### flow/design.v
module alu_design #(parameter W = 8)(
    input clk, rst, mode, ce, cin,
    input [1:0] inp_valid,
    input [7:0] opa, opb,
    input [3:0] cmd,
    output reg err, ov, cout, g, l, e,
    output reg [15:0] res
);
parameter INV_INP = 2'b00, OPA_VALID = 2'b01, OPB_VALID = 2'b10, OPA_AND_OPB_VALID = 2'b11;
reg [7:0] opa_p, opb_p;
reg [3:0] cmd_p;
reg [1:0] valid_p;
reg mode_p, cin_p;
reg [15:0] res_p;
reg cout_p, ov_p, g_p, l_p, e_p, err_p;
always @(posedge clk or posedge rst) begin
    if (rst) begin
        opa_p <= 0;
        opb_p <= 0;
        cmd_p <= 0;
        valid_p <= 0;
        cin_p <= 0;
        mode_p <= 0;
    end else if (ce) begin
        opa_p <= opa;
        opb_p <= opb;
        cmd_p <= cmd;
        valid_p <= inp_valid;
        cin_p <= cin;
        mode_p <= mode;
    end
end
always @(*) begin
    res_p = 0;
    err_p = 0;
    cout_p = 0;
    ov_p = 0;
    g_p = 0;
    l_p = 0;
    e_p = 0;
    if (ce) begin
        if (mode_p == 1) begin
            case (valid_p)
                INV_INP: begin
                    res_p = 0;
                    err_p = 1;
                end
                OPA_VALID: begin
                    case (cmd_p)
                        4'b0100: begin
                            res_p = opa_p + 1;
                            cout_p = res_p[8];
                        end
                        4'b0101: begin
                            res_p = opa_p - 1;
                            ov_p = res_p[8];
                        end
                        default: err_p = 1;
                    endcase
                end
                OPB_VALID: begin
                    case (cmd_p)
                        4'b0110: begin
                            res_p = opb_p + 1;
                            cout_p = res_p[8];
                        end
                        4'b0111: begin
                            res_p = opb_p - 1;
                            ov_p = res_p[8];
                        end
                        default: err_p = 1;
                    endcase
                end
                OPA_AND_OPB_VALID: begin
                    case (cmd_p)
                        4'b0000: begin
                            res_p = opa_p + opb_p;
                            cout_p = res_p[8];
                        end
                        4'b0001: begin
                            res_p = opa_p - opb_p;
                            ov_p = res_p[8];
                        end
                        4'b0010: begin
                            res_p = opa_p + opb_p + cin_p;
                            cout_p = res_p[8];
                        end
                        4'b0011: begin
                            res_p = opa_p - opb_p - cin_p;
                            ov_p = res_p[8];
                        end
                        4'b1000: begin
                            g_p = (opa_p > opb_p);
                            l_p = (opa_p < opb_p);
                            e_p = (opa_p == opb_p);
                        end
                        4'b1001: begin
                            res_p = (opa_p + 1) * (opb_p + 1);
                        end
                        4'b1010: begin
                            res_p = (opa_p << 1) * opb_p;
                        end
                        4'b1011: begin
                            res_p = $signed(opa_p) + $signed(opb_p);
                            ov_p = (($signed(opa_p) > 0) && ($signed(opb_p) > 0) && ($signed(res_p[7:0]) < 0)) ||
                                   (($signed(opa_p) < 0) && ($signed(opb_p) < 0) && ($signed(res_p[7:0]) > 0));
                        end
                        4'b1100: begin
                            res_p = $signed(opa_p) - $signed(opb_p);
                            ov_p = (($signed(opa_p) > 0) && ($signed(opb_p) < 0) && ($signed(res_p[7:0]) < 0)) ||
                                   (($signed(opa_p) < 0) && ($signed(opb_p) > 0) && ($signed(res_p[7:0]) > 0));
                        end
                        default: err_p = 1;
                    endcase
                end
                default: err_p = 1;
            endcase
        end else begin
            case (valid_p)
                INV_INP: begin
                    res_p = 0;
                    err_p = 1;
                end
                OPA_VALID: begin
                    case (cmd_p)
                        4'b0110: res_p = ~opa_p;
                        4'b1000: res_p = opa_p >> 1;
                        4'b1001: res_p = opa_p << 1;
                        default: err_p = 1;
                    endcase
                end
                OPB_VALID: begin
                    case (cmd_p)
                        4'b0111: res_p = ~opb_p;
                        4'b1010: res_p = opb_p >> 1;
                        4'b1011: res_p = opb_p << 1;
                        default: err_p = 1;
                    endcase
                end
                OPA_AND_OPB_VALID: begin
                    case (cmd_p)
                        4'b0000: res_p = opa_p & opb_p;
                        4'b0010: res_p = opa_p | opb_p;
                        4'b0001: res_p = ~(opa_p & opb_p);
                        4'b0011: res_p = ~(opa_p | opb_p);
                        4'b0100: res_p = opa_p ^ opb_p;
                        4'b0101: res_p = ~(opa_p ^ opb_p);
                        4'b1100: begin
                            if (|opb_p[7:4]) err_p = 1;
                            else res_p = (opa_p << opb_p[2:0]) | (opa_p >> (8 - opb_p[2:0]));
                        end
                        4'b1101: begin
                            if (|opb_p[7:4]) err_p = 1;
                            else res_p = (opa_p >> opb_p[2:0]) | (opa_p << (8 - opb_p[2:0]));
                        end
                        default: err_p = 1;
                    endcase
                end
                default: err_p = 1;
            endcase
        end
    end
end
always @(posedge clk or posedge rst) begin
    if (rst) begin
        res <= 0;
        cout <= 0;
        ov <= 0;
        g <= 0;
        l <= 0;
        e <= 0;
        err <= 0;
    end else if (ce) begin
        res <= res_p;
        cout <= cout_p;
        ov <= ov_p;
        g <= g_p;
        l <= l_p;
        e <= e_p;
        err <= err_p;
    end
end
endmodule
### flow/config.mk
export PLATFORM = sky130hd
export DESIGN_NAME = alu_design
export DESIGN_NICKNAME = alu_design
export VERILOG_FILES = /design/flow/design.v
export SDC_FILE = /design/flow/constraint.sdc
export NUM_CORES = 4
export LEC_CHECK = 0
export ABC_AREA = 1
export CAP_MARGIN = 10
export CORE_ASPECT_RATIO = 1.17
export CORE_MARGIN = 2
export CORE_UTILIZATION = 66
export CTS_CLUSTER_DIAMETER = 25
export CTS_CLUSTER_SIZE = 80
export GPL_TIMING_DRIVEN = 1
export HOLD_SLACK_MARGIN = 0.29
export MAX_ROUTING_LAYER = met5
export MIN_ROUTING_LAYER = met1
export PLACE_DENSITY_LB_ADDON = 0.01
export SETUP_SLACK_MARGIN = 0.3
export SLEW_MARGIN = 20
### flow/constraint.sdc
create_clock -name core_clock -period 5.14 [get_ports {clk}]
set_input_delay 1.0280 -clock core_clock [delete_from_list [all_inputs] [get_ports {clk}]]
set_output_delay 1.0280 -clock core_clock [all_outputs]
set_load 0.01 [all_outputs]
### flow/run.sh
#!/bin/bash
# the make line also repeats each setting of config.mk as NAME=value (left out here)
make -C /OpenROAD-flow-scripts/flow DESIGN_CONFIG=/design/flow/config.mk WORK_HOME=/design/flow/orfs CLKGATE_MAP_FILE= finish
==> flow_summary.json, run 1 <==
{
  "status": "aborted with a tool error",
  "clock_sinks": 46,
  "xor_area_frac": 0.01738,
  "htree_levels": 2,
  "yosysTopAreaCell": "nand2_1",
  "postCtsHoldBufs": 0,
  "cts_buffers": 5,
  "ys_area_um2": 11020,
  "ys_sh_aoi": 0.1637,
  "async_reset_ff_frac": 1.000,
  "ys_ff": 46,
  "die_y_um": 143.8,
  "grt.overflow.total": 4,
  "fa_ha_area_frac": 0.2698,
  "placed_area_um2": 12250,
  "syn_nets": 1972,
  "top_logic_kind": "simple AND/OR/NAND/NOR gates",
  "synth_area_um2": 11020,
  "dp_hpwl_um": 35400,
  "die-area_um2": 17750,
  "io_buffers": 48,
  "cts_buffer_depth": 2,
  "ys_cells": 1759,
  "ys_warn_count": 1,
  "grt_usage": 0.7797,
  "cts_root_buf": "clkbuf_16",
  "place_congestion": 1.146,
  "synth.avg_cell_area_um2": 6.263,
  "edf_count": 0,
  "tool.error": "[ERROR GRT-0232] Routing congestion too high. Check the congestion heatmap in the GUI.",
  "ys_sh_mux": 0,
  "rows": 51,
  "postSynthCellCount": 1759,
  "netlist_top_cells_count": "nand2_1, inv_1, nor2_1, o21ai_0, nand3_1",
  "initial_core_util": 0.6666,
  "yosysSeqAreaShare": 0.1045,
  "failed_stage": "global routing (5_1_grt)",
  "ff_type": "dfrtp_1",
  "coreArea_um2": 16530,
  "yosys.area_share.simple": 0.3113,
  "area_leaders": "nand2_1, fa_1, ha_1",
  "top_cell_area_share": 0.1751,
  "ios": 49,
  "most_common_cell": "nand2_1",
  "ys_types": 47,
  "dieWidth_um": 123.4
}
[repair_timing]
item                                   in CTS
pin swaps                                  88
setup endpoints to repair                  11
resized                                   138
setup buffers                              43
endpoints found under the hold margin       0
[metrics by stage]
stage                     setup slack [ns]    util  instances
after CTS                           0.2574  0.7984       2099
after detailed placement           -0.1587  0.7409       2048
after global placement            -0.03219  0.7409       2048
after floorplan                     0.3061       -       1759
[per-layer routing]
layer  GRT overflow  track usage
met4              2       0.7123
met2              2       0.8994
met3              0       0.6829
met1              0       0.7853
met5              0       0.5417
==> run 2: changes to the inputs <==
ABC_AREA = default   (was 1)
CAP_MARGIN = 35   (was 10)
CELL_PAD_IN_SITES_DETAIL_PLACEMENT = 0   (was default)
CORE_ASPECT_RATIO = default   (was 1.17)
CORE_UTILIZATION = 30   (was 66)
CTS_CLUSTER_DIAMETER = default   (was 25)
CTS_CLUSTER_SIZE = 98   (was 80)
GPL_TIMING_DRIVEN = default   (was 1)
HOLD_SLACK_MARGIN = default   (was 0.29)
MIN_ROUTING_LAYER = default   (was met1)
PLACE_DENSITY_LB_ADDON = 0.11   (was 0.01)
SETUP_SLACK_MARGIN = default   (was 0.3)
clock period = 6.74 ns   (was 5.14 ns; I/O delays follow)
==> flow_summary.json, run 2 <==
{
  "top_logic_kind": "adder cells",
  "wl_um": 49570,
  "postCtsHoldBufs": 0,
  "r2r_start": "opb_p[4]",
  "critical_path_required_ns": 6.95,
  "critical_path_class": "reg2reg",
  "ys_types": 86,
  "grt.overflow.total": 0,
  "post_cts_buffers": 0,
  "finalSetupViolations": 0,
  "reg2reg_depth": 21,
  "top_cell_area_share": 0.1553,
  "status": "timing/DRC/antenna clean",
  "crit_family": "adder cells",
  "syn_nets": 1676,
  "antenna_found_initial": 0,
  "async_reset_ff_frac": 1.000,
  "most_common_cell": "nor2_1",
  "comb_power_share": 0.793,
  "viasPerCell": 5.778,
  "p_seq_frac": 0.115,
  "path_max_fanout": 12,
  "ys_ff": 46,
  "fin_util": 0.3375,
  "cts_tree": "built",
  "cp-endpoint": "res[12]",
  "tns_ns": 0,
  "dp_hpwl_um": 39560,
  "slew_violations": 0,
  "comb_area_um2": 8944,
  "fin_ws_ns": 0.6757,
  "crit_arrival_ns": 6.28,
  "rsz0062_at_grt": "no",
  "period_minus_slack_ns": 6.064,
  "yosysTopAreaCell": "fa_1",
  "synth_area_um2": 11080,
  "htree_levels": 2,
  "yosysSeqAreaShare": 0.1038,
  "edf_count": 0,
  "finalHoldViolations": 0,
  "pwr.group.combinational_uw": 2430,
  "cts_buffer_depth": 2,
  "r2r_slack_ns": 0.68,
  "coreArea_um2": 36520,
  "netlist_top_cells_count": "nor2_1, inv_1, nand2_1, ha_1, fa_1",
  "yosys.area_share.simple": 0.2093,
  "cts_resized": 0,
  "p_per_area_nw_per_um2": 248.5,
  "fa_ha_area_frac": 0.2682,
  "r2r-end": "res[12]",
  "min_path_cells": 1,
  "dp_slack_ns": 0.6414,
  "power.clock.fraction": 0.092,
  "place_congestion": 1.008,
  "initial_core_util": 0.3035,
  "hold_start": "res[0]",
  "p_sw_uw": 1751,
  "clock_sinks": 46,
  "hold-path-endpoint": "res[0]",
  "startpoint_type": "flop",
  "xor_area_frac": 0.06208,
  "drv_cap": 0,
  "cp_num_cells": 21,
  "path_buffers": 5,
  "ys_area_um2": 11080,
  "slew_headroom": 0.4207,
  "clk-power_uw": 282,
  "p_int_uw": 1312,
  "finalNetCount": 1693,
  "synth.avg_cell_area_um2": 7.576,
  "grt_usage": 0.2584,
  "ir_drop_v": 0.0001194,
  "cts_buffers": 5,
  "critical_path.startpoint": "opb_p[4]",
  "ant_nets": 0,
  "ff_type": "dfrtp_1",
  "rows": 70,
  "fill_cells": 3881,
  "route.detailed.drc": 0,
  "io_buffers": 48,
  "ys_sh_aoi": 0.2237,
  "hold_path_class": "reg2reg",
  "critical_path.endpoint_type": "flop",
  "area_leaders": "fa_1, ha_1, dfrtp_1",
  "grt_max_degree": 53,
  "vias": 11260,
  "drt_iter0_drc": 1025,
  "max_clock_freq_mhz": 164.9,
  "tightest_slew_ns": 0.8471,
  "cp_slowest_cell": "dfrtp_1",
  "grt_pass1_wl_um": 73870,
  "powerSeq_uw": 351,
  "finalClockPeriodUsage": 0.8998,
  "ys_cells": 1463,
  "power_leader": "combinational cells",
  "first_pass_iters": 7,
  "dieWidth_um": 196.2,
  "max_stage_delay_ns": 0.58,
  "ys_sh_mux": 0.04312,
  "swShare": 0.5716,
  "cts.clk_slew.worst_paths_ns": 0.08,
  "die-area_um2": 38500,
  "cts_root_buf": "clkbuf_16",
  "syn_to_final_growth_pct": 11.21,
  "ff_latch_area_um2": 1151,
  "postSynthCellCount": 1463,
  "antenna_cells": 0,
  "log.warning_count": 47,
  "finClkSkew_ns": 0.01407,
  "grt_pass1_vias": 11150,
  "ios": 49,
  "crit_chain": "inv_1 > nor3_1 > xnor2_1 > buf_4 > or2_2 > fa_1 > fa_1 > inv_1 > fa_1 > inv_1 > fa_1 > inv_1 > ha_1 > nand3_1 > o211ai_1 > o41ai_1 > xor2_1 > o22ai_1 > nor3_1 > o21ai_0 > a22o_1",
  "drt-wirelength-per-cell_um": 25.43,
  "p_leak_uw": 0.005352,
  "ys_warn_count": 1,
  "insertion_delay_ns": 0.32,
  "die_y_um": 196.2
}
run 2: final cells by class:
| type | count | area share |
|---|---|---|
| multi-input combinational | 1160 | 0.7255 |
| sequential | 46 | 0.09338 |
| timing repair buffer | 101 | 0.07085 |
| inverter | 166 | 0.05055 |
| tap | 468 | 0.04750 |
| clock buffer | 5 | 0.01015 |
| clock inverter | 3 | 0.002030 |
run 2: through the flow:
stage	std cells	area, µm²	total power (µW)	hold WS, ns
floorplan	1463	11080	1937	0.5169
global placement	1939	12160	2780	0.4738
detailed placement	1940	12170	2768	0.4766
CTS	1948	12320	3072	0.5002
global route	1949	12330	3348	0.5261
finish	1949	12330	3064	0.4946
run 2: routing by layer:
metal  vias to the layer above  global-route usage  part of all wire
li1                       5142                   -                 -
met1                      5560              0.3538              0.45
met2                       470              0.4202              0.45
met3                        90             0.02424             0.057
met4                         0              0.1016             0.043
met5                         -                   0                 0
==> run 3: changes to the inputs <==
CAP_MARGIN = 10   (was 35)
CELL_PAD_IN_SITES_DETAIL_PLACEMENT = default   (was 0)
CORE_ASPECT_RATIO = 0.89   (was default)
CORE_MARGIN = 7   (was 2)
CORE_UTILIZATION = 56   (was 30)
CTS_CLUSTER_DIAMETER = 238   (was default)
CTS_CLUSTER_SIZE = 80   (was 98)
GPL_TIMING_DRIVEN = 1   (was default)
MIN_ROUTING_LAYER = met1   (was default)
PLACE_DENSITY_LB_ADDON = 0.07   (was 0.11)
SETUP_SLACK_MARGIN = 0.3   (was default)
TNS_END_PERCENT = 15   (was default)
clock period = 5.45 ns   (was 6.74 ns; I/O delays follow)
==> flow_summary.json, run 3 <==
{
  "synth.avg_cell_area_um2": 7.576,
  "top_logic_kind": "adder cells",
  "ys_area_um2": 11080,
  "p_seq_frac": 0.097,
  "ant_nets": 0,
  "grt_pass1_wl_um": 70300,
  "critical_path.startpoint": "opa_p[1]",
  "cts_root_buf": "clkbuf_16",
  "postSynthCellCount": 1463,
  "rows": 48,
  "synth_area_um2": 11080,
  "drt_iter0_drc": 1911,
  "p_int_uw": 2060,
  "comb_power_share": 0.825,
  "ys_sh_aoi": 0.2237,
  "p_per_area_nw_per_um2": 340.6,
  "swShare": 0.5378,
  "insertion_delay_ns": 0.31,
  "finalHoldViolations": 0,
  "path_buffers": 8,
  "finalPower_uw": 4457,
  "finClkSkew_ns": 0.01094,
  "most_common_cell": "nor2_1",
  "crit_family": "adder cells",
  "critical_path.endpoint_type": "flop",
  "clk-power_uw": 351,
  "die-area_um2": 23940,
  "ys_types": 86,
  "startpoint_type": "flop",
  "wl_um": 46820,
  "cts_tree": "built",
  "cp_num_cells": 23,
  "critical_path_required_ns": 5.65,
  "critical_path_class": "reg2reg",
  "tightest_slew_ns": 1.094,
  "cp_slowest_cell": "fa_1",
  "ios": 49,
  "finalClockPeriodUsage": 0.9751,
  "yosysTopAreaCell": "fa_1",
  "antenna_found_initial": 0,
  "rsz0062_at_grt": "yes",
  "edf_count": 0,
  "yosys.area_share.simple": 0.2093,
  "status": "timing/DRC/antenna clean",
  "fill_cells": 1666,
  "dieWidth_um": 163.1,
  "fa_ha_area_frac": 0.2682,
  "hold-path-endpoint": "res[15]",
  "syn_nets": 1676,
  "io_buffers": 48,
  "crit_chain": "buf_4 > buf_4 > clkinv_2 > ha_4 > inv_1 > buf_4 > nor2_1 > fa_1 > fa_1 > inv_1 > fa_1 > fa_1 > inv_2 > ha_4 > nand3_2 > o211ai_1 > buf_4 > o41ai_4 > xor2_1 > o22ai_1 > nor3_1 > o21ai_1 > a22o_1",
  "min_path_cells": 1,
  "ys_warn_count": 1,
  "r2r-end": "res[12]",
  "ys_ff": 46,
  "reg2reg_depth": 23,
  "crit_arrival_ns": 5.51,
  "clock_sinks": 46,
  "initial_core_util": 0.5714,
  "cts_buffer_depth": 2,
  "grt_usage": 0.3807,
  "slew_headroom": 0.2677,
  "path_max_fanout": 6,
  "r2r_start": "opa_p[1]",
  "grt.overflow.total": 0,
  "cp-endpoint": "res[12]",
  "first_pass_iters": 7,
  "max_clock_freq_mhz": 188.2,
  "pwr.group.combinational_uw": 3680,
  "hold_start": "res[15]",
  "ys_cells": 1463,
  "antenna_cells": 0,
  "area_leaders": "fa_1, ha_1, dfrtp_1",
  "vias": 12320,
  "whs_ns": 0.5009,
  "coreArea_um2": 19400,
  "xor_area_frac": 0.06208,
  "cts.clk_slew.worst_paths_ns": 0.08,
  "dp_hpwl_um": 35780,
  "max_stage_delay_ns": 0.54,
  "ys_sh_mux": 0.04312,
  "log.warning_count": 50,
  "die_y_um": 146.7,
  "tns_ns": 0,
  "place_congestion": 1.101,
  "route.detailed.drc": 0,
  "period_minus_slack_ns": 5.315,
  "ir_drop_v": 0.0004019,
  "grt_pass1_vias": 11640,
  "powerSeq_uw": 430,
  "r2r_slack_ns": 0.14,
  "drv_cap": 0,
  "p_leak_uw": 0.005786,
  "power.clock.fraction": 0.079,
  "syn_to_final_growth_pct": 18.05,
  "grt_max_degree": 49,
  "cts_buffers": 5,
  "yosysSeqAreaShare": 0.1038,
  "viasPerCell": 6.859,
  "async_reset_ff_frac": 1.000,
  "slew_violations": 0,
  "htree_levels": 2,
  "top_cell_area_share": 0.1553,
  "finalNetCount": 1758,
  "drt-wirelength-per-cell_um": 26.07,
  "power_leader": "combinational cells",
  "netlist_top_cells_count": "nor2_1, inv_1, nand2_1, ha_1, fa_1",
  "hold_path_class": "reg2reg",
  "p_sw_uw": 2397,
  "ff_type": "dfrtp_1",
  "finalSetupViolations": 0
}
[run 3: metrics by stage]
stage               worst slack (ns)    util  cells  cell area (µm²)
global placement            -0.02686  0.6398   1772            12410
global route                -0.06394  0.6745   1796            13090
CTS                           0.2417  0.6622   1788            12840
floorplan                     0.2456       -   1463            11340
finish                        0.1355  0.6745   1796            13090
detailed placement           -0.1795  0.6398   1772            12410
[run 3: area by class of cell]
| type | count | area (µm²) | area share |
|---|---|---|---|
| clock inverters | 3 | 26.28 | 0.002008 |
| inverters | 166 | 629.4 | 0.04810 |
| well taps | 250 | 312.8 | 0.02391 |
| multi-input cells | 1160 | 9442 | 0.7216 |
| clock buffers | 5 | 125.1 | 0.009562 |
| repair buffers | 166 | 1389 | 0.1061 |
| flip-flops and latches | 46 | 1161 | 0.08874 |
[run 3: repair_timing]
| item | 4_1_cts | 5_1_grt |
|---|---|---|
| pin swaps | 15 | 43 |
| gates resized | 37 | 41 |
| buffers inserted | 8 | 8 |
| hold buffers | 0 | 0 |
| hold endpoints to repair | 0 | 0 |
| gates cloned | 0 | 0 |
| endpoints found under the setup margin | 9 | 9 |
[run 3: layer usage]
metal  wire length [µm]  global-route usage
met1              17960              0.5177
met2              19210              0.5470
met3               7178              0.1290
met4               2475              0.1542
met5                  0                   0
==> run 4: changes to the inputs <==
CAP_MARGIN = 20   (was 10)
CELL_PAD_IN_SITES_DETAIL_PLACEMENT = 2   (was default)
CORE_ASPECT_RATIO = 1.78   (was 0.89)
CORE_MARGIN = 2   (was 7)
CORE_UTILIZATION = 43   (was 56)
CTS_CLUSTER_DIAMETER = default   (was 238)
CTS_CLUSTER_SIZE = default   (was 80)
MAX_ROUTING_LAYER = met4   (was met5)
MIN_ROUTING_LAYER = met2   (was met1)
PLACE_DENSITY_LB_ADDON = 0.2   (was 0.07)
SETUP_SLACK_MARGIN = 0.41   (was 0.3)
SLEW_MARGIN = 40   (was 20)
TNS_END_PERCENT = 95   (was 15)
clock period = 5.0 ns   (was 5.45 ns; I/O delays follow)
==> flow_summary.json, run 4 <==
{
  "ff_type": "dfrtp_1",
  "async_reset_ff_frac": 1.000,
  "ys_ff": 46,
  "dieWidth_um": 124.3,
  "place_congestion": 1.240,
  "failed_stage": "clock tree synthesis (4_1_cts)",
  "top_logic_kind": "adder cells",
  "ys_types": 86,
  "die_y_um": 218.2,
  "netlist_top_cells_count": "nor2_1, inv_1, nand2_1, ha_1, fa_1",
  "ys_cells": 1463,
  "die-area_um2": 27130,
  "dp_hpwl_um": 62750,
  "initial_core_util": 0.4368,
  "rows": 78,
  "tool.error": "[ERROR DPL-0033] detailed placement checks failed during check placement.",
  "postSynthCellCount": 1463,
  "ys_sh_aoi": 0.2237,
  "edf_count": 0,
  "ys_warn_count": 1,
  "syn_nets": 1676,
  "coreArea_um2": 25370,
  "ios": 49,
  "fa_ha_area_frac": 0.2682,
  "ys_area_um2": 11080,
  "yosysSeqAreaShare": 0.1038,
  "xor_area_frac": 0.06208,
  "io_buffers": 48,
  "top_cell_area_share": 0.1553,
  "yosysTopAreaCell": "fa_1",
  "ys_sh_mux": 0.04312,
  "area_leaders": "fa_1, ha_1, dfrtp_1",
  "status": "aborted with a tool error",
  "yosys.area_share.simple": 0.2093,
  "synth_area_um2": 11080,
  "synth.avg_cell_area_um2": 7.576,
  "most_common_cell": "nor2_1"
}
-- run 4: through the flow --
stage	worst slack, ns	area [µm²]	instances	total power [µW]	utilization
2_1_floorplan	-0.2034	11400	1463	2916	-
3_3_place_gp	-0.3223	13170	1922	4535	0.5191
3_5_place_dp	-1.822	13170	1922	5294	0.5191
==> run 5: changes to the inputs <==
CELL_PAD_IN_SITES_DETAIL_PLACEMENT = default   (was 2)
CORE_ASPECT_RATIO = default   (was 1.78)
CORE_UTILIZATION = 40   (was 43)
GPL_TIMING_DRIVEN = default   (was 1)
MAX_ROUTING_LAYER = default   (was met4)
MIN_ROUTING_LAYER = default   (was met2)
PLACE_DENSITY_LB_ADDON = default   (was 0.2)
SETUP_SLACK_MARGIN = default   (was 0.41)
SLEW_MARGIN = 20   (was 40)
TNS_END_PERCENT = default   (was 95)
clock period = 5.04 ns   (was 5.0 ns; I/O delays follow)
==> flow_summary.json, run 5 <==
{
  "finalSetupViolations": 8,
  "p_leak_uw": 0.006279,
  "finalPower_uw": 5349,
  "max_stage_delay_ns": 0.49,
  "rsz0062_at_grt": "yes",
  "top_cell_area_share": 0.1553,
  "dieWidth_um": 170.5,
  "p_seq_frac": 0.088,
  "die_y_um": 170.5,
  "clock_sinks": 46,
  "hold_path_class": "reg2reg",
  "critical_path_class": "reg2reg",
  "coreArea_um2": 27100,
  "grt_pass1_vias": 11750,
  "die-area_um2": 29060,
  "finalNetCount": 1841,
  "edf_count": 0,
  "ys_area_um2": 11080,
  "busiest_layer": "met2",
  "cp-endpoint": "res[13]",
  "top_logic_kind": "adder cells",
  "synth.avg_cell_area_um2": 7.576,
  "power_leader": "combinational cells",
  "finalClockPeriodUsage": 1.056,
  "syn_to_final_growth_pct": 26.58,
  "initial_core_util": 0.4090,
  "ys_types": 86,
  "status": "finished with violations",
  "critical_path_required_ns": 5.24,
  "place_congestion": 1.102,
  "dp.cells": 1973,
  "finalNonFillerCells": 2001,
  "cts_buffers": 5,
  "crit_family": "adder cells",
  "wl_um": 47740,
  "crit_arrival_ns": 5.52,
  "htree_levels": 2,
  "antenna_found_initial": 0,
  "ff_type": "dfrtp_1",
  "ys_cells": 1463,
  "synth_area_um2": 11080,
  "grt.overflow.total": 0,
  "drt-wirelength-per-cell_um": 23.86,
  "drv_cap": 0,
  "antenna_cells": 0,
  "route.detailed.drc": 0,
  "fin_ws_ns": -0.2813,
  "max_clock_freq_mhz": 187.9,
  "yosysSeqAreaShare": 0.1038,
  "placed_area_um2": 13180,
  "rows": 60,
  "netlist_top_cells_count": "nor2_1, inv_1, nand2_1, ha_1, fa_1",
  "fill_cells": 2703,
  "ant_nets": 0,
  "drt_iter0_drc": 1552,
  "grt_pass1_wl_um": 71790,
  "final_area_um2": 14030,
  "dp_hpwl_um": 38140,
  "critical_path.endpoint_type": "flop",
  "syn_nets": 1676,
  "yosys.area_share.simple": 0.2093,
  "pwr.group.combinational_uw": 4500,
  "path_buffers": 7,
  "reg2reg_depth": 23,
  "hold_start": "cout",
  "swShare": 0.5115,
  "grt_use_met3": 0.06279,
  "area_leaders": "fa_1, ha_1, dfrtp_1",
  "first_pass_iters": 8,
  "clk-power_uw": 379,
  "powerSeq_uw": 472,
  "power.clock.fraction": 0.071,
  "violations": "setup timing",
  "ios": 49,
  "finalHoldViolations": 0,
  "min_path_cells": 1,
  "vias": 12180,
  "viasPerCell": 6.085,
  "cts_tree": "built",
  "cts_root_buf": "clkbuf_16",
  "path_max_fanout": 4,
  "fa_ha_area_frac": 0.2682,
  "r2r-end": "res[13]",
  "critical_path.startpoint": "opa_p[0]",
  "cts.clk_slew.worst_paths_ns": 0.08,
  "tightest_slew_ns": 0.9678,
  "gr-usage-met1": 0.4385,
  "dp_slack_ns": -0.4925,
  "cp_slowest_cell": "fa_1",
  "hold-path-endpoint": "cout",
  "yosysTopAreaCell": "fa_1",
  "most_common_cell": "nor2_1",
  "tns_ns": -1.085,
  "grt_usage": 0.3313,
  "grt_max_degree": 52,
  "startpoint_type": "flop",
  "r2r_start": "opa_p[0]",
  "io_buffers": 48,
  "ys_sh_mux": 0.04312,
  "p_int_uw": 2613,
  "period_minus_slack_ns": 5.321,
  "p_per_area_nw_per_um2": 381.2,
  "insertion_delay_ns": 0.31,
  "met2_usage": 0.5124,
  "log.warning_count": 50,
  "p_sw_uw": 2736,
  "postCtsHoldBufs": 0,
  "ys_sh_aoi": 0.2237,
  "async_reset_ff_frac": 1.000,
  "slew_headroom": 0.3381,
  "cp_num_cells": 23,
  "ys_warn_count": 1,
  "ir_drop_v": 0.0002312,
  "ys_ff": 46,
  "cts_buffer_depth": 2,
  "r2r_slack_ns": -0.28,
  "comb_power_share": 0.841,
  "slew_violations": 0,
  "crit_top_cell": "fa_1",
  "crit_chain": "buf_6 > and4_4 > nand4_1 > xnor2_2 > buf_4 > buf_6 > nand2b_4 > fa_1 > inv_2 > fa_1 > fa_1 > inv_1 > fa_1 > inv_2 > ha_4 > buf_6 > nand3_4 > o2111ai_4 > nand3_2 > a21oi_2 > xor2_2 > a211o_1 > a32o_1",
  "finClkSkew_ns": 0.01969,
  "xor_area_frac": 0.06208,
  "postSynthCellCount": 1463
}
## run 5: per-layer routing
layer	wire length, µm	up-vias
li1	-	5443
met1	19460	5876
met3	4519	162
met4	3178	0
met2	20580	695
met5	0	-
## run 5: area by class of cell
cell class	instances	area, µm²	share of cell area
Clock inverter	1	8.758	0.0006242
Clock buffer	7	152.6	0.01088
Timing Repair Buffer	249	2042	0.1455
Multi-Input combinational cell	1160	9570	0.6821
Tap cell	372	465.4	0.03317
Inverter	166	631.9	0.04503
Sequential cell	46	1160	0.08266
## run 5: what timing repair did
| action | 4_1_cts | 5_1_grt |
|---|---|---|
| endpoints found under the setup margin | 9 | 9 |
| setup buffers | 16 | 7 |
| gates resized | 77 | 32 |
| pin swaps | 43 | 31 |
## run 5: stage by stage
| step | hold slack, ns | utilization |
|---|---|---|
| after floorplan | 0.5169 | - |
| after global placement | 0.4704 | 0.4862 |
| after detailed placement | 0.4744 | 0.4862 |
| after CTS | 0.4954 | 0.5100 |
| after global routing | 0.5328 | 0.5177 |
| final | 0.4920 | 0.5177 |
==> run 6: changes to the inputs <==
CAP_MARGIN = 40   (was 20)
CORE_ASPECT_RATIO = 1.04   (was default)
CORE_MARGIN = 10   (was 2)
CORE_UTILIZATION = 59   (was 40)
CTS_CLUSTER_DIAMETER = 238   (was default)
CTS_CLUSTER_SIZE = 98   (was default)
GPL_TIMING_DRIVEN = 1   (was default)
MAX_ROUTING_LAYER = met5   (was default)
MIN_ROUTING_LAYER = met1   (was default)
PLACE_DENSITY = 0.35   (was default)
TNS_END_PERCENT = 15   (was default)
clock period = 5.45 ns   (was 5.04 ns; I/O delays follow)
==> flow_summary.json, run 6 <==
{
  "powerSeq_uw": 431,
  "grt_max_degree": 52,
  "pwr.group.combinational_uw": 3460,
  "async_reset_ff_frac": 1.000,
  "first_pass_iters": 12,
  "drt-wirelength-per-cell_um": 24.86,
  "fa_ha_area_frac": 0.2682,
  "min_path_cells": 1,
  "drv_cap": 0,
  "tns_ns": 0,
  "hold-path-endpoint": "res[15]",
  "finClkSkew_ns": 0.01166,
  "ys_area_um2": 11080,
  "final_area_um2": 13120,
  "p_sw_uw": 2240,
  "power.clock.fraction": 0.089,
  "drt_iter0_drc": 1710,
  "finalPower_uw": 4273,
  "place_congestion": 1.142,
  "wl_um": 44680,
  "xor_area_frac": 0.06208,
  "top_cell_area_share": 0.1553,
  "r2r_slack_ns": 0.08,
  "p_leak_uw": 0.005874,
  "log.warning_count": 50,
  "crit_family": "adder cells",
  "clock_sinks": 46,
  "syn_nets": 1676,
  "initial_core_util": 0.5969,
  "yosysTopAreaCell": "fa_1",
  "syn_to_final_growth_pct": 18.39,
  "grt_pass1_vias": 11550,
  "r2r_start": "opa_p[0]",
  "slew_headroom": 0.4007,
  "cp_slowest_cell": "fa_1",
  "path_max_fanout": 5,
  "cts_buffer_depth": 2,
  "synth_area_um2": 11080,
  "postCtsHoldBufs": 0,
  "finalSetupViolations": 0,
  "cts_tree": "built",
  "status": "timing/DRC/antenna clean",
  "synth.avg_cell_area_um2": 7.576,
  "cts_root_buf": "clkbuf_16",
  "max_stage_delay_ns": 0.50,
  "netlist_top_cells_count": "nor2_1, inv_1, nand2_1, ha_1, fa_1",
  "crit_arrival_ns": 5.57,
  "io_buffers": 48,
  "yosysSeqAreaShare": 0.1038,
  "dp_slack_ns": -0.1238,
  "critical_path_required_ns": 5.65,
  "ys_sh_mux": 0.04312,
  "crit_chain": "buf_6 > and4_4 > nand2_4 > xnor2_2 > buf_6 > nand2_2 > fa_1 > inv_1 > fa_1 > ha_1 > inv_1 > fa_1 > inv_1 > fa_2 > a21oi_2 > o211ai_1 > o41ai_4 > xor2_1 > o22ai_2 > nor3_2 > o21ai_1 > a22o_1",
  "most_common_cell": "nor2_1",
  "p_seq_frac": 0.101,
  "ys_cells": 1463,
  "fin_util": 0.7067,
  "comb_power_share": 0.810,
  "postSynthCellCount": 1463,
  "p_int_uw": 2033,
  "vias": 12050,
  "fin_ws_ns": 0.08263,
  "ys_warn_count": 1,
  "antenna_cells": 0,
  "viasPerCell": 6.707,
  "hold_path_class": "reg2reg",
  "critical_path_class": "reg2reg",
  "grt_pass1_wl_um": 67230,
  "dp_hpwl_um": 34850,
  "r2r-end": "res[12]",
  "rows": 51,
  "die_y_um": 159.8,
  "ios": 49,
  "ant_nets": 0,
  "htree_levels": 2,
  "max_clock_freq_mhz": 186.3,
  "die-area_um2": 24670,
  "cts.clk_slew.worst_paths_ns": 0.08,
  "power_leader": "combinational cells",
  "dieWidth_um": 154.4,
  "rsz0062_at_grt": "yes",
  "ys_types": 86,
  "placed_area_um2": 12430,
  "edf_count": 0,
  "clk-power_uw": 380,
  "ys_sh_aoi": 0.2237,
  "startpoint_type": "flop",
  "finalHoldViolations": 0,
  "grt_usage": 0.3453,
  "cts_buffers": 5,
  "reg2reg_depth": 22,
  "coreArea_um2": 18570,
  "swShare": 0.5242,
  "yosys.area_share.simple": 0.2093,
  "area_leaders": "fa_1, ha_1, dfrtp_1",
  "cp_num_cells": 22,
  "hold_start": "res[15]",
  "ff_type": "dfrtp_1",
  "period_minus_slack_ns": 5.367,
  "grt.overflow.total": 0,
  "insertion_delay_ns": 0.31,
  "route.detailed.drc": 0,
  "slew_violations": 0,
  "finalNetCount": 1772,
  "path_buffers": 5,
  "p_per_area_nw_per_um2": 325.6,
  "critical_path.startpoint": "opa_p[0]",
  "antenna_found_initial": 1,
  "critical_path.endpoint_type": "flop",
  "cp-endpoint": "res[12]",
  "ir_drop_v": 0.0006331,
  "ys_ff": 46,
  "top_logic_kind": "adder cells",
  "finalClockPeriodUsage": 0.9848,
  "tightest_slew_ns": 0.8989
}
[run 6: through the flow]
step                cells  hold slack, ns
floorplan            1463          0.5169
global placement     1771          0.4715
detailed placement   1773          0.4726
CTS                  1780          0.4902
global route         1797          0.5119
finish               1797          0.4851
[run 6: layer usage]
layer	track usage	up-vias	share of wire
met2	0.5218	902	0.43
met4	0.1615	4	0.063
met5	0	-	0.0013
li1	-	5289	-
met3	0.1174	207	0.14
met1	0.4337	5651	0.37
[run 6: layout make-up]
class	instances	area, µm²
tap	238	297.8
fill	1499	5446
timing repair buffer	180	1519
clock inverter	1	30.03
clock buffer	6	138.9
sequential	46	1157
inverter	166	624.3
multi-input combinational	1160	9355
[run 6: repair_timing]
| action | CTS | global route |
|---|---|---|
| setup buffers | 0 | 18 |
| pin swaps | 1 | 37 |
| resized | 2 | 79 |
| setup endpoints to repair | 2 | 8 |
==> run 7: changes to the inputs <==
CAP_MARGIN = 20   (was 40)
CELL_PAD_IN_SITES_GLOBAL_PLACEMENT = 3   (was default)
CORE_ASPECT_RATIO = 1.71   (was 1.04)
CORE_MARGIN = 4   (was 10)
CORE_UTILIZATION = 40   (was 59)
CTS_CLUSTER_DIAMETER = 264   (was 238)
CTS_CLUSTER_SIZE = 26   (was 98)
MAX_ROUTING_LAYER = default   (was met5)
MIN_ROUTING_LAYER = default   (was met1)
PLACE_DENSITY = default   (was 0.35)
TNS_END_PERCENT = default   (was 15)
clock period = 10.4 ns   (was 5.45 ns; I/O delays follow)
==> flow_summary.json, run 7 <==
{
  "finalSetupViolations": 0,
  "top_logic_kind": "adder cells",
  "critical_path_class": "reg2reg",
  "drt_iter0_drc": 1075,
  "area_leaders": "fa_1, ha_1, dfrtp_1",
  "tightest_slew_ns": 1.170,
  "grt.overflow.total": 0,
  "viasPerCell": 6.274,
  "p_int_uw": 853.2,
  "reg2reg_depth": 21,
  "p_leak_uw": 0.005265,
  "grt_usage": 0.3281,
  "cp-endpoint": "res[12]",
  "postSynthCellCount": 1463,
  "path_buffers": 6,
  "hold_start": "res[2]",
  "cts_buffer_depth": 2,
  "place_congestion": 0.9860,
  "wl_met1_um": 17780,
  "rows": 79,
  "syn_to_final_growth_pct": 8.759,
  "first_pass_iters": 6,
  "wl_met2_um": 25090,
  "grt_pass1_wl_um": 74150,
  "critical_path_required_ns": 10.61,
  "powerSeq_uw": 220,
  "synth.avg_cell_area_um2": 7.576,
  "period_minus_slack_ns": 6.668,
  "log.warning_count": 49,
  "dieWidth_um": 135.3,
  "met3WireLength_um": 2883,
  "startpoint_type": "flop",
  "highest_layer": "met4",
  "slew_headroom": 0.2118,
  "finalHoldViolations": 0,
  "path_max_fanout": 42,
  "async_reset_ff_frac": 1.000,
  "ys_cells": 1463,
  "antenna_found_initial": 0,
  "ir_drop_v": 0.0001261,
  "max_clock_freq_mhz": 150.0,
  "yosys.area_share.simple": 0.2093,
  "ys_sh_mux": 0.04312,
  "critical_path.startpoint": "opb_p[0]",
  "grt_pass1_vias": 11450,
  "tns_ns": 0,
  "r2r-end": "res[12]",
  "crit_family": "adder cells",
  "ios": 49,
  "swShare": 0.5776,
  "crit_top_cell": "inv_1",
  "p_seq_frac": 0.109,
  "wl_um": 50390,
  "initial_core_util": 0.4063,
  "status": "timing/DRC/antenna clean",
  "comb_power_share": 0.802,
  "cts_buffers": 5,
  "drt-wirelength-per-cell_um": 27.60,
  "grt_max_degree": 53,
  "slew_violations": 0,
  "coreArea_um2": 27280,
  "crit_chain": "buf_4 > inv_1 > ha_1 > buf_4 > inv_1 > nor2_1 > ha_1 > fa_1 > fa_1 > inv_1 > fa_1 > inv_1 > ha_1 > nand3_1 > o211ai_1 > o41ai_1 > xor2_1 > o22ai_1 > nor3_1 > o21ai_0 > a22o_1",
  "finalNetCount": 1674,
  "hold-path-endpoint": "res[2]",
  "synth_area_um2": 11080,
  "pwr.group.combinational_uw": 1620,
  "ys_warn_count": 1,
  "htree_levels": 2,
  "route.detailed.drc": 0,
  "edf_count": 0,
  "xor_area_frac": 0.06208,
  "min_path_cells": 1,
  "p_per_area_nw_per_um2": 167.6,
  "io_buffers": 48,
  "ys_types": 86,
  "clk-power_uw": 180,
  "cts_resized": 0,
  "antenna_cells": 0,
  "max_stage_delay_ns": 0.57,
  "die-area_um2": 30530,
  "rsz0062_at_grt": "no",
  "insertion_delay_ns": 0.31,
  "netlist_top_cells_count": "nor2_1, inv_1, nand2_1, ha_1, fa_1",
  "cts_root_buf": "clkbuf_16",
  "syn_nets": 1676,
  "post_cts_buffers": 0,
  "finalNonFillerCells": 1826,
  "yosysTopAreaCell": "fa_1",
  "critical_path.endpoint_type": "flop",
  "fill_cells": 2914,
  "fa_ha_area_frac": 0.2682,
  "vias": 11460,
  "cts.clk_slew.worst_paths_ns": 0.08,
  "dp_hpwl_um": 39700,
  "hold_path_class": "reg2reg",
  "r2r_start": "opb_p[0]",
  "crit_arrival_ns": 6.88,
  "finClkSkew_ns": 0.01200,
  "clock_sinks": 46,
  "cp_slowest_cell": "inv_1",
  "ys_area_um2": 11080,
  "power_leader": "combinational cells",
  "postCtsHoldBufs": 0,
  "ys_sh_aoi": 0.2237,
  "ys_ff": 46,
  "r2r_slack_ns": 3.73,
  "drv_cap": 0,
  "yosysSeqAreaShare": 0.1038,
  "top_cell_area_share": 0.1553,
  "ff_type": "dfrtp_1",
  "cp_num_cells": 21,
  "most_common_cell": "nor2_1",
  "dp.cells": 1818,
  "p_sw_uw": 1167,
  "finalClockPeriodUsage": 0.6411,
  "cts_tree": "built",
  "die_y_um": 225.7,
  "ant_nets": 0,
  "power.clock.fraction": 0.089
}
==> run 7: metal layers <==
metal	vias up	GRT usage
li1	5077	-
met1	5636	0.3662
met2	552	0.5759
met3	192	0.02831
met4	0	0.2408
met5	-	0
==> run 7: final cells by class <==
type | count | area (µm²) | share of cell area
Tap cell | 364 | 455.4 | 0.03778
Clock inverter | 1 | 8.758 | 0.0007265
Sequential cell | 46 | 1151 | 0.09548
Multi-Input combinational cell | 1160 | 8944 | 0.7419
Timing Repair Buffer | 82 | 730.7 | 0.06061
Clock buffer | 7 | 142.6 | 0.01183
Inverter | 166 | 623.1 | 0.05169
==> run 7: through the flow <==
stage / cell area (µm²) / hold WS [ns] / setup WS, ns / util / total power (µW)
3_5_place_dp: 11900 / 0.4812 / 3.847 / 0.4363 / 1814
4_1_cts: 12060 / 0.5020 / 3.828 / 0.4419 / 2005
6_report: 12060 / 0.4988 / 3.732 / 0.4419 / 2020
3_3_place_gp: 11900 / 0.4781 / 3.795 / 0.4363 / 1820
2_1_floorplan: 11080 / 0.5169 / 3.901 / - / 1256
5_1_grt: 12060 / 0.5191 / 3.399 / 0.4419 / 2160
==> run 8: changes to the inputs <==
CAP_MARGIN = 10   (was 20)
CELL_PAD_IN_SITES_GLOBAL_PLACEMENT = default   (was 3)
CORE_ASPECT_RATIO = 0.5   (was 1.71)
CORE_MARGIN = 2   (was 4)
CORE_UTILIZATION = 72   (was 40)
CTS_CLUSTER_DIAMETER = 49   (was 264)
CTS_CLUSTER_SIZE = 80   (was 26)
MAX_ROUTING_LAYER = met5   (was default)
MIN_ROUTING_LAYER = met1   (was default)
PLACE_DENSITY = 0.35   (was default)
SETUP_SLACK_MARGIN = 0.3   (was default)
clock period = 5.45 ns   (was 10.4 ns; I/O delays follow)
==> flow_summary.json, run 8 <==
{
  "status": "aborted with a tool error",
  "failed_stage": "global routing (5_1_grt)",
  "tool.error": "[ERROR GRT-0232] Routing congestion too high. Check the congestion heatmap in the GUI.",
  "die-area_um2": 16460,
  "cts_buffer_depth": 2,
  "synth.avg_cell_area_um2": 7.576,
  "dp.cells": 1698,
  "netlist_top_cells_count": "nor2_1, inv_1, nand2_1, ha_1, fa_1",
  "grt_usage": 0.7292,
  "cts_root_buf": "clkbuf_16",
  "synth_area_um2": 11080,
  "initial_core_util": 0.7520,
  "coreArea_um2": 14740,
  "ys_cells": 1463,
  "top_cell_area_share": 0.1553,
  "ys_sh_mux": 0.04312,
  "fa_ha_area_frac": 0.2682,
  "postCtsHoldBufs": 0,
  "place_congestion": 1.280,
  "syn_nets": 1676,
  "ff_type": "dfrtp_1",
  "grt.overflow.total": 10,
  "yosysSeqAreaShare": 0.1038,
  "top_logic_kind": "adder cells",
  "yosys.area_share.simple": 0.2093,
  "async_reset_ff_frac": 1.000,
  "postSynthCellCount": 1463,
  "dp_hpwl_um": 33700,
  "die_y_um": 91.74,
  "ios": 49,
  "dieWidth_um": 179.5,
  "cts_buffers": 5,
  "rows": 31,
  "yosysTopAreaCell": "fa_1",
  "clock_sinks": 46,
  "most_common_cell": "nor2_1",
  "edf_count": 0,
  "ys_sh_aoi": 0.2237,
  "ys_ff": 46,
  "io_buffers": 48,
  "xor_area_frac": 0.06208,
  "ys_types": 86,
  "ys_warn_count": 1,
  "ys_area_um2": 11080,
  "area_leaders": "fa_1, ha_1, dfrtp_1",
  "htree_levels": 2
}
[run 8: routing by layer]
metal / overflow / global-route usage
met5: 0 / 0.3631
met4: 6 / 0.5928
met3: 0 / 0.6243
met2: 4 / 0.8815
met1: 0 / 0.7566
[run 8: repair_timing]
action | CTS
buffers inserted | 14
pin swaps | 27
gates resized | 60
endpoints found under the setup margin | 8
[run 8: stage by stage]
step	power [µW]	setup slack, ns	hold slack (ns)	util	cell area [µm²]
floorplan	2618	0.2466	0.5169	-	11340
global placement	3382	0.01137	0.4769	0.8270	12190
detailed placement	3534	-0.1201	0.4755	0.8270	12190
CTS	3973	0.2020	0.4905	0.8640	12730
==> run 9: changes to the inputs <==
ABC_AREA = 1   (was default)
CAP_MARGIN = 25   (was 10)
CELL_PAD_IN_SITES_GLOBAL_PLACEMENT = 3   (was default)
CORE_ASPECT_RATIO = 0.78   (was 0.5)
CORE_MARGIN = 6   (was 2)
CORE_UTILIZATION = 30   (was 72)
CTS_CLUSTER_DIAMETER = 264   (was 49)
CTS_CLUSTER_SIZE = 26   (was 80)
GPL_ROUTABILITY_DRIVEN = 0   (was default)
GPL_TIMING_DRIVEN = 0   (was 1)
HOLD_SLACK_MARGIN = 0.09   (was default)
MAX_ROUTING_LAYER = default   (was met5)
MIN_ROUTING_LAYER = default   (was met1)
PLACE_DENSITY = default   (was 0.35)
PLACE_DENSITY_LB_ADDON = 0.09   (was default)
SETUP_SLACK_MARGIN = 2.34   (was 0.3)
clock period = 10.4 ns   (was 5.45 ns; I/O delays follow)
==> flow_summary.json, run 9 <==
{
  "finalNetCount": 2027,
  "drt_iter0_drc": 1131,
  "insertion_delay_ns": 0.34,
  "status": "timing/DRC/antenna clean",
  "top_logic_kind": "simple AND/OR/NAND/NOR gates",
  "cp-endpoint": "res[7]",
  "cts_resized": 0,
  "coreArea_um2": 35870,
  "synth_area_um2": 11020,
  "grt_max_degree": 47,
  "finalPower_uw": 1862,
  "met3WireLength_um": 4074,
  "ios": 49,
  "log.warning_count": 47,
  "finalClockPeriodUsage": 0.6964,
  "postCtsHoldBufs": 0,
  "cts_tree": "built",
  "crit_top_cell": "nand2_1",
  "rsz0062_at_grt": "no",
  "path_buffers": 8,
  "post_cts_buffers": 0,
  "area_leaders": "nand2_1, fa_1, ha_1",
  "p_seq_frac": 0.120,
  "most_common_cell": "nand2_1",
  "async_reset_ff_frac": 1.000,
  "period_minus_slack_ns": 7.243,
  "hold_start": "res[1]",
  "viasPerCell": 5.339,
  "critical_path.endpoint_type": "flop",
  "cts.clk_slew.worst_paths_ns": 0.08,
  "fill_cells": 4049,
  "grt.overflow.total": 0,
  "ys_sh_mux": 0,
  "finalSetupViolations": 0,
  "finClkSkew_ns": 0.02329,
  "p_int_uw": 762.7,
  "drt-wirelength-per-cell_um": 23.53,
  "io_buffers": 48,
  "r2r_start": "opb_p[1]",
  "slew_headroom": 0.2573,
  "finalHoldViolations": 0,
  "powerSeq_uw": 223,
  "synth.avg_cell_area_um2": 6.263,
  "p_sw_uw": 1100,
  "xor_area_frac": 0.01738,
  "cts_root_buf": "clkbuf_16",
  "ys_warn_count": 1,
  "comb_power_share": 0.765,
  "syn_to_final_growth_pct": 11.28,
  "syn_nets": 1972,
  "cts_buffers": 5,
  "postSynthCellCount": 1759,
  "edf_count": 0,
  "dp_hpwl_um": 44760,
  "power.clock.fraction": 0.115,
  "pwr.group.combinational_uw": 1420,
  "tns_ns": 0,
  "grt_pass1_vias": 12080,
  "cp_slowest_cell": "dfrtp_1",
  "swShare": 0.5905,
  "clk-power_uw": 214,
  "top_cell_area_share": 0.1751,
  "ys_cells": 1759,
  "initial_core_util": 0.3071,
  "ff_type": "dfrtp_1",
  "power_leader": "combinational cells",
  "htree_levels": 2,
  "ys_ff": 46,
  "cts_buffer_depth": 2,
  "fa_ha_area_frac": 0.2698,
  "highest_layer": "met4",
  "rows": 61,
  "die_y_um": 181.2,
  "startpoint_type": "flop",
  "hold-path-endpoint": "res[1]",
  "drv_cap": 0,
  "ys_types": 47,
  "die-area_um2": 41500,
  "p_leak_uw": 0.006345,
  "critical_path_class": "reg2reg",
  "critical_path_required_ns": 10.61,
  "ant_nets": 0,
  "clock_sinks": 46,
  "grt_usage": 0.2554,
  "max_stage_delay_ns": 0.64,
  "ys_area_um2": 11020,
  "min_path_cells": 2,
  "crit_family": "adder cells",
  "route.detailed.drc": 0,
  "first_pass_iters": 5,
  "r2r-end": "res[7]",
  "antenna_found_initial": 1,
  "r2r_slack_ns": 3.16,
  "critical_path.startpoint": "opb_p[1]",
  "yosysSeqAreaShare": 0.1045,
  "hold_path_class": "reg2reg",
  "netlist_top_cells_count": "nand2_1, inv_1, nor2_1, o21ai_0, nand3_1",
  "tightest_slew_ns": 1.102,
  "ir_drop_v": 0.00009200,
  "max_clock_freq_mhz": 138.1,
  "slew_violations": 0,
  "grt_pass1_wl_um": 80760,
  "wl_met1_um": 26400,
  "yosys.area_share.simple": 0.3113,
  "path_max_fanout": 12,
  "wl_met2_um": 21860,
  "reg2reg_depth": 25,
  "yosysTopAreaCell": "nand2_1",
  "p_per_area_nw_per_um2": 151.9,
  "ys_sh_aoi": 0.1637,
  "antenna_cells": 0,
  "cp_num_cells": 25,
  "wl_um": 53810,
  "crit_arrival_ns": 7.46,
  "vias": 12210,
  "dieWidth_um": 229.0
}
==> run 9: metal layers <==
layer  vias to the layer above  global-route usage
met5                         -                   0
met4                         0             0.06633
met3                        74             0.04106
met2                       484              0.3740
met1                      5890              0.3862
li1                       5762                   -
==> run 9: layout make-up <==
cell class	instances	area (µm²)	area share
repair buffers	48	480.5	0.03919
flip-flops and latches	46	1151	0.09390
multi-input cells	1339	8397	0.6849
plain buffers	65	309.0	0.02521
clock inverters	3	43.79	0.003572
inverters	309	1162	0.09481
clock buffers	5	125.1	0.01021
well taps	472	590.6	0.04817
==> run 9: stage by stage <==
stage               instance area [µm²]  worst slack (ns)  std cells  utilization  hold slack [ns]
floorplan                         11020             5.048       1759            -           0.4764
global placement                  12090             3.227       2279       0.3370           0.4643
detailed placement                12090             3.318       2279       0.3370           0.4723
CTS                               12260             3.263       2287       0.3418           0.4916
global route                      12260             2.871       2287       0.3418           0.5128
finish                            12260             3.157       2287       0.3418           0.4847
==> run 10: changes to the inputs <==
CAP_MARGIN = 10   (was 25)
CELL_PAD_IN_SITES_GLOBAL_PLACEMENT = default   (was 3)
CORE_ASPECT_RATIO = 1.5   (was 0.78)
CORE_MARGIN = 2   (was 6)
CORE_UTILIZATION = 65   (was 30)
CTS_CLUSTER_DIAMETER = 49   (was 264)
CTS_CLUSTER_SIZE = 80   (was 26)
GPL_ROUTABILITY_DRIVEN = default   (was 0)
GPL_TIMING_DRIVEN = 1   (was 0)
HOLD_SLACK_MARGIN = 0.29   (was 0.09)
MAX_ROUTING_LAYER = met5   (was default)
MIN_ROUTING_LAYER = met1   (was default)
PLACE_DENSITY_LB_ADDON = 0.04   (was 0.09)
SETUP_SLACK_MARGIN = 0.3   (was 2.34)
clock period = 4.78 ns   (was 10.4 ns; I/O delays follow)
==> flow_summary.json, run 10 <==
{
  "die-area_um2": 18030,
  "ys_sh_mux": 0,
  "synth_area_um2": 11020,
  "grt_usage": 0.6956,
  "async_reset_ff_frac": 1.000,
  "tool.error": "[ERROR GRT-0116] Global routing finished with congestion. Check the congestion regions in the DRC Viewer.",
  "fa_ha_area_frac": 0.2698,
  "dieWidth_um": 110.3,
  "grt.overflow.total": 3,
  "most_common_cell": "nand2_1",
  "io_buffers": 48,
  "area_leaders": "nand2_1, fa_1, ha_1",
  "ys_types": 47,
  "cts_buffers": 5,
  "top_cell_area_share": 0.1751,
  "ys_area_um2": 11020,
  "clock_sinks": 46,
  "ys_sh_aoi": 0.1637,
  "syn_nets": 1972,
  "dp.cells": 2099,
  "failed_stage": "global routing (5_1_grt)",
  "yosys.area_share.simple": 0.3113,
  "dp_hpwl_um": 36550,
  "postCtsHoldBufs": 0,
  "top_logic_kind": "simple AND/OR/NAND/NOR gates",
  "initial_core_util": 0.6600,
  "yosysTopAreaCell": "nand2_1",
  "netlist_top_cells_count": "nand2_1, inv_1, nor2_1, o21ai_0, nand3_1",
  "edf_count": 0,
  "xor_area_frac": 0.01738,
  "place_congestion": 1.217,
  "ys_warn_count": 1,
  "ys_cells": 1759,
  "ios": 49,
  "die_y_um": 163.4,
  "coreArea_um2": 16690,
  "cts_buffer_depth": 2,
  "placed_area_um2": 12830,
  "synth.avg_cell_area_um2": 6.263,
  "cts_root_buf": "clkbuf_16",
  "ys_ff": 46,
  "htree_levels": 2,
  "rows": 58,
  "status": "aborted with a tool error",
  "postSynthCellCount": 1759,
  "yosysSeqAreaShare": 0.1045,
  "ff_type": "dfrtp_1"
}
run 10: stage by stage:
stage          setup TNS, ns  setup WS, ns  hold slack, ns  utilization
4_1_cts              -0.9457       -0.1469          0.4921       0.8019
3_3_place_gp          -1.082       -0.3619          0.4658       0.7690
3_5_place_dp          -2.135       -0.4405          0.4735       0.7690
2_1_floorplan              0        0.1317          0.4764            -
run 10: what timing repair did:
item,in CTS
endpoints found under the setup margin,11
pin swaps,47
gates resized,72
buffers inserted,21
run 10: metal layers:
layer  GRT overflow  track usage
met1              0       0.7232
met2              1       0.8424
met3              0       0.5706
met4              2       0.6006
met5              0       0.2321
==> run 11: changes to the inputs <==
CORE_UTILIZATION = 72   (was 65)
clock period = 5.45 ns   (was 4.78 ns; I/O delays follow)
==> flow_summary.json, run 11 <==
{
  "status": "aborted with a tool error",
  "failed_stage": "global routing (5_1_grt)",
  "tool.error": "[ERROR GRT-0232] Routing congestion too high. Check the congestion heatmap in the GUI.",
  "ys_sh_aoi": 0.1637,
  "synth_area_um2": 11020,
  "ys_area_um2": 11020,
  "xor_area_frac": 0.01738,
  "top_logic_kind": "simple AND/OR/NAND/NOR gates",
  "htree_levels": 2,
  "syn_nets": 1972,
  "ys_ff": 46,
  "die_y_um": 155.5,
  "top_cell_area_share": 0.1751,
  "place_congestion": 1.257,
  "grt.overflow.total": 6,
  "placed_area_um2": 11870,
  "edf_count": 0,
  "area_leaders": "nand2_1, fa_1, ha_1",
  "yosysSeqAreaShare": 0.1045,
  "async_reset_ff_frac": 1.000,
  "most_common_cell": "nand2_1",
  "yosys.area_share.simple": 0.3113,
  "io_buffers": 48,
  "postSynthCellCount": 1759,
  "initial_core_util": 0.7344,
  "dp.cells": 1998,
  "fa_ha_area_frac": 0.2698,
  "ff_type": "dfrtp_1",
  "coreArea_um2": 15000,
  "postCtsHoldBufs": 0,
  "rows": 55,
  "dp_slack_ns": 0.06448,
  "yosysTopAreaCell": "nand2_1",
  "ios": 49,
  "grt_usage": 0.6321,
  "cts_root_buf": "clkbuf_16",
  "clock_sinks": 46,
  "netlist_top_cells_count": "nand2_1, inv_1, nor2_1, o21ai_0, nand3_1",
  "cts_buffer_depth": 2,
  "ys_cells": 1759,
  "ys_sh_mux": 0,
  "cts_buffers": 5,
  "ys_warn_count": 1,
  "synth.avg_cell_area_um2": 6.263,
  "ys_types": 47,
  "dp_hpwl_um": 33270,
  "die-area_um2": 16330,
  "dieWidth_um": 105
}
-- run 11: metrics by stage --
step	total power [µW]	hold WS [ns]
2_1_floorplan	2191	0.4764
3_3_place_gp	2867	0.4672
3_5_place_dp	2947	0.4706
4_1_cts	3411	0.4948
-- run 11: what timing repair did --
item                       in CTS
pin swaps                       9
buffers inserted                5
setup endpoints to repair      10
resized                        31
-- run 11: per-layer routing --
layer,overflow,global-route usage
met5,0,0.1522
met4,4,0.6083
met3,0,0.3666
met2,2,0.8776
met1,0,0.6407
==> run 12: changes to the inputs <==
ABC_AREA = default   (was 1)
CELL_PAD_IN_SITES_DETAIL_PLACEMENT = 2   (was default)
CORE_ASPECT_RATIO = 0.53   (was 1.5)
CORE_UTILIZATION = 56   (was 72)
CTS_CLUSTER_DIAMETER = 29   (was 49)
HOLD_SLACK_MARGIN = default   (was 0.29)
MAX_ROUTING_LAYER = met4   (was met5)
MIN_ROUTING_LAYER = met2   (was met1)
PLACE_DENSITY = 0.46   (was default)
PLACE_DENSITY_LB_ADDON = default   (was 0.04)
SETUP_SLACK_MARGIN = default   (was 0.3)
SLEW_MARGIN = 15   (was 20)
TNS_END_PERCENT = 60   (was default)
==> flow_summary.json, run 12 <==
{
  "status": "aborted with a tool error",
  "failed_stage": "detailed placement (3_5_place_dp)",
  "tool.error": "[ERROR DPL-0033] detailed placement checks failed during check placement.",
  "syn_nets": 1676,
  "initial_core_util": 0.5714,
  "top_cell_area_share": 0.1553,
  "yosysSeqAreaShare": 0.1038,
  "die-area_um2": 20990,
  "coreArea_um2": 19400,
  "netlist_top_cells_count": "nor2_1, inv_1, nand2_1, ha_1, fa_1",
  "edf_count": 0,
  "rows": 37,
  "async_reset_ff_frac": 1.000,
  "dieWidth_um": 197.3,
  "ys_cells": 1463,
  "ys_warn_count": 1,
  "area_leaders": "fa_1, ha_1, dfrtp_1",
  "io_buffers": 48,
  "postSynthCellCount": 1463,
  "yosysTopAreaCell": "fa_1",
  "ys_sh_mux": 0.04312,
  "ios": 49,
  "synth.avg_cell_area_um2": 7.576,
  "top_logic_kind": "adder cells",
  "ys_ff": 46,
  "ys_area_um2": 11080,
  "xor_area_frac": 0.06208,
  "ys_sh_aoi": 0.2237,
  "most_common_cell": "nor2_1",
  "die_y_um": 106.4,
  "synth_area_um2": 11080,
  "place_congestion": 1.363,
  "yosys.area_share.simple": 0.2093,
  "ff_type": "dfrtp_1",
  "fa_ha_area_frac": 0.2682,
  "ys_types": 86
}
[run 12: metrics by stage]
stage | power [µW] | instance area, µm² | setup slack [ns]
global placement | 3649 | 12550 | 0.002795
floorplan | 2502 | 11220 | 0.01948
==> run 13: changes to the inputs <==
CAP_MARGIN = 20   (was 10)
CELL_PAD_IN_SITES_DETAIL_PLACEMENT = default   (was 2)
CELL_PAD_IN_SITES_GLOBAL_PLACEMENT = 1   (was default)
CORE_ASPECT_RATIO = 0.5   (was 0.53)
CORE_MARGIN = 6   (was 2)
CTS_CLUSTER_DIAMETER = 311   (was 29)
CTS_CLUSTER_SIZE = 89   (was 80)
GPL_TIMING_DRIVEN = default   (was 1)
MAX_ROUTING_LAYER = default   (was met4)
MIN_ROUTING_LAYER = default   (was met2)
PLACE_DENSITY = 0.39   (was 0.46)
SLEW_MARGIN = 20   (was 15)
TNS_END_PERCENT = 15   (was 60)
clock period = 7.0 ns   (was 5.45 ns; I/O delays follow)
==> flow_summary.json, run 13 <==
{
  "finalNetCount": 1680,
  "critical_path.startpoint": "opa_p[0]",
  "final_area_um2": 11970,
  "reg2reg_depth": 22,
  "yosysTopAreaCell": "fa_1",
  "drt-wirelength-per-cell_um": 26.96,
  "r2r_start": "opa_p[0]",
  "fill_cells": 1720,
  "antenna_found_initial": 2,
  "p_sw_uw": 1671,
  "cp-endpoint": "res[8]",
  "log.warning_count": 49,
  "grt_usage": 0.3831,
  "dieWidth_um": 211.0,
  "wl_met1_um": 18150,
  "htree_levels": 2,
  "grt_pass1_wl_um": 69920,
  "hold_start": "res[2]",
  "ys_ff": 46,
  "io_buffers": 48,
  "place_congestion": 1.127,
  "xor_area_frac": 0.06208,
  "grt.overflow.total": 0,
  "syn_to_final_growth_pct": 7.992,
  "crit_arrival_ns": 6.67,
  "swShare": 0.5687,
  "slew_headroom": 0.2884,
  "critical_path_class": "reg2reg",
  "cts_tree": "built",
  "postCtsHoldBufs": 0,
  "finalHoldViolations": 0,
  "startpoint_type": "flop",
  "hold_path_class": "reg2reg",
  "max_stage_delay_ns": 0.69,
  "slew_violations": 0,
  "crit_family": "adder cells",
  "p_leak_uw": 0.005282,
  "max_clock_freq_mhz": 154.7,
  "r2r-end": "res[8]",
  "rows": 35,
  "yosys.area_share.simple": 0.2093,
  "ios": 49,
  "pwr.group.combinational_uw": 2320,
  "placed_area_um2": 11820,
  "whs_ns": 0.4968,
  "highest_layer": "met5",
  "cts_resized": 0,
  "p_int_uw": 1267,
  "status": "timing/DRC/antenna clean",
  "path_max_fanout": 12,
  "hold-path-endpoint": "res[2]",
  "drv_cap": 0,
  "top_logic_kind": "adder cells",
  "cp_num_cells": 22,
  "rsz0062_at_grt": "no",
  "yosysSeqAreaShare": 0.1038,
  "finalPower_uw": 2938,
  "grt_max_degree": 52,
  "cts_root_buf": "clkbuf_16",
  "min_path_cells": 1,
  "netlist_top_cells_count": "nor2_1, inv_1, nand2_1, ha_1, fa_1",
  "most_common_cell": "nor2_1",
  "ys_warn_count": 1,
  "initial_core_util": 0.5873,
  "cp_slowest_cell": "xnor2_1",
  "cts_buffers": 5,
  "post_cts_buffers": 0,
  "finClkSkew_ns": 0.01048,
  "finalClockPeriodUsage": 0.9235,
  "cts.clk_slew.worst_paths_ns": 0.08,
  "route.detailed.drc": 0,
  "clock_sinks": 46,
  "crit_chain": "ha_1 > nand3_1 > nor2_1 > xnor2_1 > inv_1 > nand2_1 > fa_1 > inv_1 > fa_1 > ha_1 > inv_1 > fa_1 > inv_1 > ha_1 > a21oi_1 > inv_1 > a21oi_1 > xnor2_1 > a21oi_1 > o2111ai_1 > a311o_1 > a22o_1",
  "critical_path_required_ns": 7.20,
  "area_leaders": "fa_1, ha_1, dfrtp_1",
  "vias": 12190,
  "critical_path.endpoint_type": "flop",
  "ys_sh_mux": 0.04312,
  "die_y_um": 111.5,
  "crit_top_cell": "inv_1",
  "tightest_slew_ns": 1.066,
  "synth.avg_cell_area_um2": 7.576,
  "syn_nets": 1676,
  "comb_area_um2": 8941,
  "p_per_area_nw_per_um2": 245.5,
  "cts_buffer_depth": 2,
  "die-area_um2": 23520,
  "ys_cells": 1463,
  "edf_count": 0,
  "powerSeq_uw": 348,
  "grt_pass1_vias": 11420,
  "power_leader": "combinational cells",
  "synth_area_um2": 11080,
  "dp_hpwl_um": 35780,
  "wl_um": 46610,
  "power.clock.fraction": 0.093,
  "ant_nets": 0,
  "ys_types": 86,
  "postSynthCellCount": 1463,
  "drt_iter0_drc": 2182,
  "fa_ha_area_frac": 0.2682,
  "ff_latch_area_um2": 1151,
  "period_minus_slack_ns": 6.464,
  "finalSetupViolations": 0,
  "p_seq_frac": 0.118,
  "ys_area_um2": 11080,
  "comb_power_share": 0.789,
  "ys_sh_aoi": 0.2237,
  "async_reset_ff_frac": 1.000,
  "ff_type": "dfrtp_1",
  "path_buffers": 5,
  "first_pass_iters": 11,
  "viasPerCell": 7.053,
  "r2r_slack_ns": 0.54,
  "met3WireLength_um": 8301,
  "top_cell_area_share": 0.1553,
  "insertion_delay_ns": 0.32,
  "wl_met2_um": 18100,
  "coreArea_um2": 18870,
  "tns_ns": 0,
  "ir_drop_v": 0.0001238,
  "clk-power_uw": 273
}
==> run 13: per-layer routing <==
metal	vias to the layer above	track usage
met2	1010	0.5271
met3	225	0.1974
met1	5835	0.5289
met4	8	0.09004
met5	-	0
li1	5116	-
==> run 13: cell type report <==
type,count,area share
Sequential cell,46,0.09616
Clock inverter,3,0.001986
Inverter,166,0.05216
Multi-Input combinational cell,1160,0.7469
Antenna cell,2,0.0004181
Tap cell,259,0.02707
Timing Repair Buffer,88,0.06481
Clock buffer,5,0.01045
==> run 13: through the flow <==
stage	util	instances	worst slack (ns)
2_1_floorplan	-	1463	0.5011
3_3_place_gp	0.6260	1719	0.8009
3_5_place_dp	0.6260	1719	0.6866
4_1_cts	0.6339	1727	0.7067
5_1_grt	0.6339	1727	0.2439
6_report	0.6342	1729	0.5357
Power is estimated from default activity; no workload was simulated.
